== JK ==
## GameModeEazy
module GameModeEazy(
input wire clk,
input wire rst,
input wire load,
input wire [63:0] load_board,
input wire [3:0]btn,
input wire [3:0]mode,
output wire [63:0] num,
output wire [15:0] judge
    );
reg [63:0] num_reg; 
reg [63:0] num_reg_last;
reg [3:0]position_reg;
reg [1:0]count;
assign num = num_reg;
judge m0(.num(num),.judge(judge));
always @ (posedge clk)
if (rst) begin
	num_reg = 64'b0001000000000000000000000000000000000000000000000000000000010000;
	count = 2'b00;
end
else if (load) begin
	num_reg = load_board;
end
else if (mode==4'b0011) begin
	if (count==2'b11) count=2'b00; else count=count+1'b1;
	num_reg_last=num_reg;
		if (btn[0]==1)
		begin		
			if (num_reg[3:0]==4'b0000)
				begin
					num_reg[3:0]=num_reg[19:16];
					num_reg[19:16]=4'b0000;
				end
			if (num_reg[7:4]==4'b0000)
				begin
					num_reg[7:4]=num_reg[23:20];
					num_reg[23:20]=4'b0000;
				end	
			if (num_reg[11:8]==4'b0000)
				begin
					num_reg[11:8]=num_reg[27:24];
					num_reg[27:24]=4'b0000;
				end	
			if (num_reg[15:12]==4'b0000)
				begin
					num_reg[15:12]=num_reg[31:28];
					num_reg[31:28]=4'b0000;
				end	
			if (num_reg[19:16]==4'b0000)
				begin
					num_reg[19:16]=num_reg[35:32];
					num_reg[35:32]=4'b0000;
				end
			if (num_reg[23:20]==4'b0000)
				begin
					num_reg[23:20]=num_reg[39:36];
					num_reg[39:36]=4'b0000;
				end	
			if (num_reg[27:24]==4'b0000)
				begin
					num_reg[27:24]=num_reg[43:40];
					num_reg[43:40]=4'b0000;
				end	
			if (num_reg[31:28]==4'b0000)
				begin
					num_reg[31:28]=num_reg[47:44];
					num_reg[47:44]=4'b0000;
				end	
			if (num_reg[3:0]==4'b0000)
				begin
					num_reg[3:0]=num_reg[19:16];
					num_reg[19:16]=4'b0000;
				end
			if (num_reg[7:4]==4'b0000)
				begin
					num_reg[7:4]=num_reg[23:20];
					num_reg[23:20]=4'b0000;
				end	
			if (num_reg[11:8]==4'b0000)
				begin
					num_reg[11:8]=num_reg[27:24];
					num_reg[27:24]=4'b0000;
				end	
			if (num_reg[15:12]==4'b0000)
				begin
  ...
Settings: LEC_CHECK=0, ABC_AREA=1, CAP_MARGIN=20, CORE_MARGIN=2, CORE_UTILIZATION=71, CTS_CLUSTER_DIAMETER=351, CTS_CLUSTER_SIZE=97, GPL_ROUTABILITY_DRIVEN=1, PLACE_DENSITY=0.35, SLEW_MARGIN=20, TNS_END_PERCENT=15; clock period 20.5 ns.
run.sh (not shown) runs the stock make flow with config.mk's settings and CLKGATE_MAP_FILE=.
JK: it failed with a tool error in global routing, so there are no final results.
Relative to JK, the following input files were edited for MS:
- CTS_CLUSTER_DIAMETER no longer set, was 351
- PLACE_DENSITY no longer set, was 0.35
- TNS_END_PERCENT no longer set, was 15
- ABC_AREA no longer set, was 1
- CTS_CLUSTER_SIZE no longer set, was 97
- CORE_UTILIZATION now 45, was 71
- the clock period (ns, I/O delays scaled along) now 22.0, was 20.5
Notes after the runs:
MS ran in full, but the layout does not pass; the checks complain about setup timing. Side by side, area share of xor/xnor cells in the synthesized design turned out higher in MS than in JK. MS ended with less number of cells produced by synthesis than JK. Number of distinct library cell variants in the gate-level netlist after synthesis for MS: 94% up relative to JK. From JK to MS the numbers moved as follows: die area increased 93%; proportion of synthesized flip-flops having asynchronous set or reset saw little to no change; area after synthesis grew by 24%.
diff inputs: MS => AL
- CORE_UTILIZATION now 41, was 45
- the clock period (ns, I/O delays scaled along) now 27.6, was 22.0
Every run in MS and AL closed cleanly, with the single exception of MS. MS finished every stage; the final checks, however, were not passed, the failures being setup timing. Compared with MS, AL shows final net count that has gone down by more than a quarter. When the final numbers for MS and AL were put side by side, the worst clock skew turned out to be smaller in MS. Taking MS as the reference, in AL layout overhead on the synthesized area went down; number of vias in the routed layout went down; total length of routed wires went down. Compared with MS, in AL core utilization saw a decrease, final area saw a decrease.
Setup changes, AL to TR
- swapping 41 for 58 in CORE_UTILIZATION
- swapping 27.6 for 21.9 in the clock period (ns, I/O delays scaled along)
[summary]
AL: no failed stages, no open violations at the end. The log for TR ends in global routing with error GRT-0116, so the run never completed. Cell count after synthesis came out exactly the same in AL and TR. Re die extent in x: AL was higher than TR. Diff AL -> TR: number of gates resized after CTS increased by 439 relative to the old numbers; site row count decreased by about 16% relative to the old numbers. Compared with AL, TR shows die area lower by 29%. Total of hold buffers inserted after clock tree synthesis across AL and TR: no real change. Post-detailed-placement half-perimeter wirelength in TR vs AL: down about 1.8%. Post-synthesis average cell area: AL vs TR, no meaningful difference. Global placement routability congestion is higher on TR. The worst slack after detailed placement in TR sits 3.12 ns below the value recorded for AL. Die outline height went down by more than 10% going from AL to TR.
The following lists how PW was set up differently from TR:
- a change of CORE_UTILIZATION from 58 to 72
- an added PLACE_DENSITY_LB_ADDON of 0.22
- a change of the clock period (ns, I/O delays scaled along) from 21.9 to 13.4
Notes after the runs:
- In the summary table, PW is marked failed, with error DPL-0038 raised in detailed placement.
- Synthesized area essentially unchanged between TR and PW.
- Delta (PW minus TR): part of the Yosys area used for sequential elements essentially unchanged, vertical die dimension decreased 10%, instance tally after logic synthesis essentially unchanged.
- Number of placement rows went down by more than 10% going from TR to PW.
- From PW to TR, share of async-settable or async-resettable flops after synthesis did not move at all.


Starting RTL as in the previous note.
clock: 28.0 ns
lec_check: 0
abc_area: 0
cap_margin: 20
core_margin: 2
core_utilization: 27
cts_cluster_diameter: 322
cts_cluster_size: 100
hold_slack_margin: 0.27
slew_margin: 20
tns_end_percent: 5
Then changed:
Settings changed: ABC_AREA 0 to 1, CORE_ASPECT_RATIO from default to 1.62, CORE_UTILIZATION 27 to 30, CTS_CLUSTER_DIAMETER 322 to 253, CTS_CLUSTER_SIZE 100 to 96, GPL_ROUTABILITY_DRIVEN from default to 1, HOLD_SLACK_MARGIN 0.27 to default, SLEW_MARGIN 20 to 0, TNS_END_PERCENT 5 to 15.
Outcome: Non-clock buffer count drops by 501; register-to-register slack improved by 3.6 ns; synthesized area drops by 19%; worst hold slack got worse by 0.061 ns; clock skew barely changes; cell count drops by 8.2%; worst setup slack improved by 3.6 ns; maximum frequency climbs by 15%.
Then changed:
Settings changed: ABC_AREA 1 to default, CORE_ASPECT_RATIO 1.62 to default, CTS_CLUSTER_DIAMETER 253 to default, CTS_CLUSTER_SIZE 96 to default, SLEW_MARGIN 0 to 20, TNS_END_PERCENT 15 to default.
Effect: Worst hold slack improves by 0.054 ns; via count rises by a quarter to a third; die area climbs by a quarter to a third; clock-buffer cell count stays the same; synthesized area rose by a quarter to a third; final cell count came out higher by a little under a tenth; setup slack is worse by 3.7 ns; non-clock buffer count goes up by 597; cell area is higher by well over a third.
Then changed:
Settings changed: CAP_MARGIN 20 to 30, CELL_PAD_IN_SITES_GLOBAL_PLACEMENT from default to 3, CORE_UTILIZATION 30 to 40, CTS_CLUSTER_SIZE from default to 28, GPL_ROUTABILITY_DRIVEN 1 to default, GPL_TIMING_DRIVEN from default to 1, HOLD_SLACK_MARGIN from default to 0.21, MAX_ROUTING_LAYER from default to met5, MIN_ROUTING_LAYER from default to met1, PLACE_DENSITY from default to 0.94, SLEW_MARGIN 20 to 15, TNS_END_PERCENT from default to 40.
Effect: The changed run completed with no timing, DRC or antenna violations. Clock-buffer cell count stays the same. Setup slack degrades by 0.16 ns. Utilization increases by 10 points. Sequential share of layout area stays flat. Via count came out lower by 1.2%.


GameModeEazy again, from the RTL that the note above started with.
Settings: LEC_CHECK=0, ABC_AREA=0, CAP_MARGIN=20, CELL_PAD_IN_SITES_GLOBAL_PLACEMENT=3, CORE_MARGIN=9, CORE_UTILIZATION=27, CTS_CLUSTER_DIAMETER=322, CTS_CLUSTER_SIZE=100, HOLD_SLACK_MARGIN=-0.09, SLEW_MARGIN=20; clock period 28.0 ns.
The starting point went through all stages and came out clean.
==> next run, changes <==
CELL_PAD_IN_SITES_GLOBAL_PLACEMENT = not set   (was 3)
CORE_ASPECT_RATIO = 1.62   (was not set)
CORE_MARGIN = 2   (was 9)
CORE_UTILIZATION = 15   (was 27)
CTS_CLUSTER_DIAMETER = 253   (was 322)
CTS_CLUSTER_SIZE = 96   (was 100)
GPL_ROUTABILITY_DRIVEN = 1   (was not set)
HOLD_SLACK_MARGIN = 0.3   (was -0.09)
SLEW_MARGIN = 0   (was 20)
TNS_END_PERCENT = 15   (was not set)
Effect: The changed run produced a clean layout; setup slack is better by 0.36 ns; hold slack improves by 0.019 ns.
==> next run, changes <==
ABC_AREA = not set   (was 0)
CAP_MARGIN = 30   (was 20)
CELL_PAD_IN_SITES_GLOBAL_PLACEMENT = 3   (was not set)
CORE_ASPECT_RATIO = not set   (was 1.62)
CORE_UTILIZATION = 40   (was 15)
CTS_CLUSTER_DIAMETER = not set   (was 253)
CTS_CLUSTER_SIZE = 28   (was 96)
GPL_ROUTABILITY_DRIVEN = not set   (was 1)
GPL_TIMING_DRIVEN = 0   (was not set)
HOLD_SLACK_MARGIN = 0.21   (was 0.3)
MAX_ROUTING_LAYER = met5   (was not set)
MIN_ROUTING_LAYER = met2   (was not set)
PLACE_DENSITY = 0.54   (was not set)
SLEW_MARGIN = 15   (was 0)
TNS_END_PERCENT = 40   (was 15)
Outcome: This time the run died in 5_1_grt. Area after synthesis does not change. Die area shrinks by about 60%. Synthesized cell count does not change.
==> next run, changes <==
ABC_AREA = 0   (was not set)
CAP_MARGIN = 20   (was 30)
CORE_ASPECT_RATIO = 1.62   (was not set)
CORE_UTILIZATION = 30   (was 40)
CTS_CLUSTER_DIAMETER = 253   (was not set)
CTS_CLUSTER_SIZE = 96   (was 28)
GPL_ROUTABILITY_DRIVEN = 1   (was not set)
GPL_TIMING_DRIVEN = not set   (was 0)
HOLD_SLACK_MARGIN = not set   (was 0.21)
MAX_ROUTING_LAYER = not set   (was met5)
MIN_ROUTING_LAYER = not set   (was met2)
PLACE_DENSITY = not set   (was 0.54)
SLEW_MARGIN = 0   (was 15)
TNS_END_PERCENT = 15   (was 40)
Effect:
- The changed run finished with timing, DRC and antenna clean
- die size is higher by about 33%
- synthesized cell count is unchanged
- synthesized area stays the same
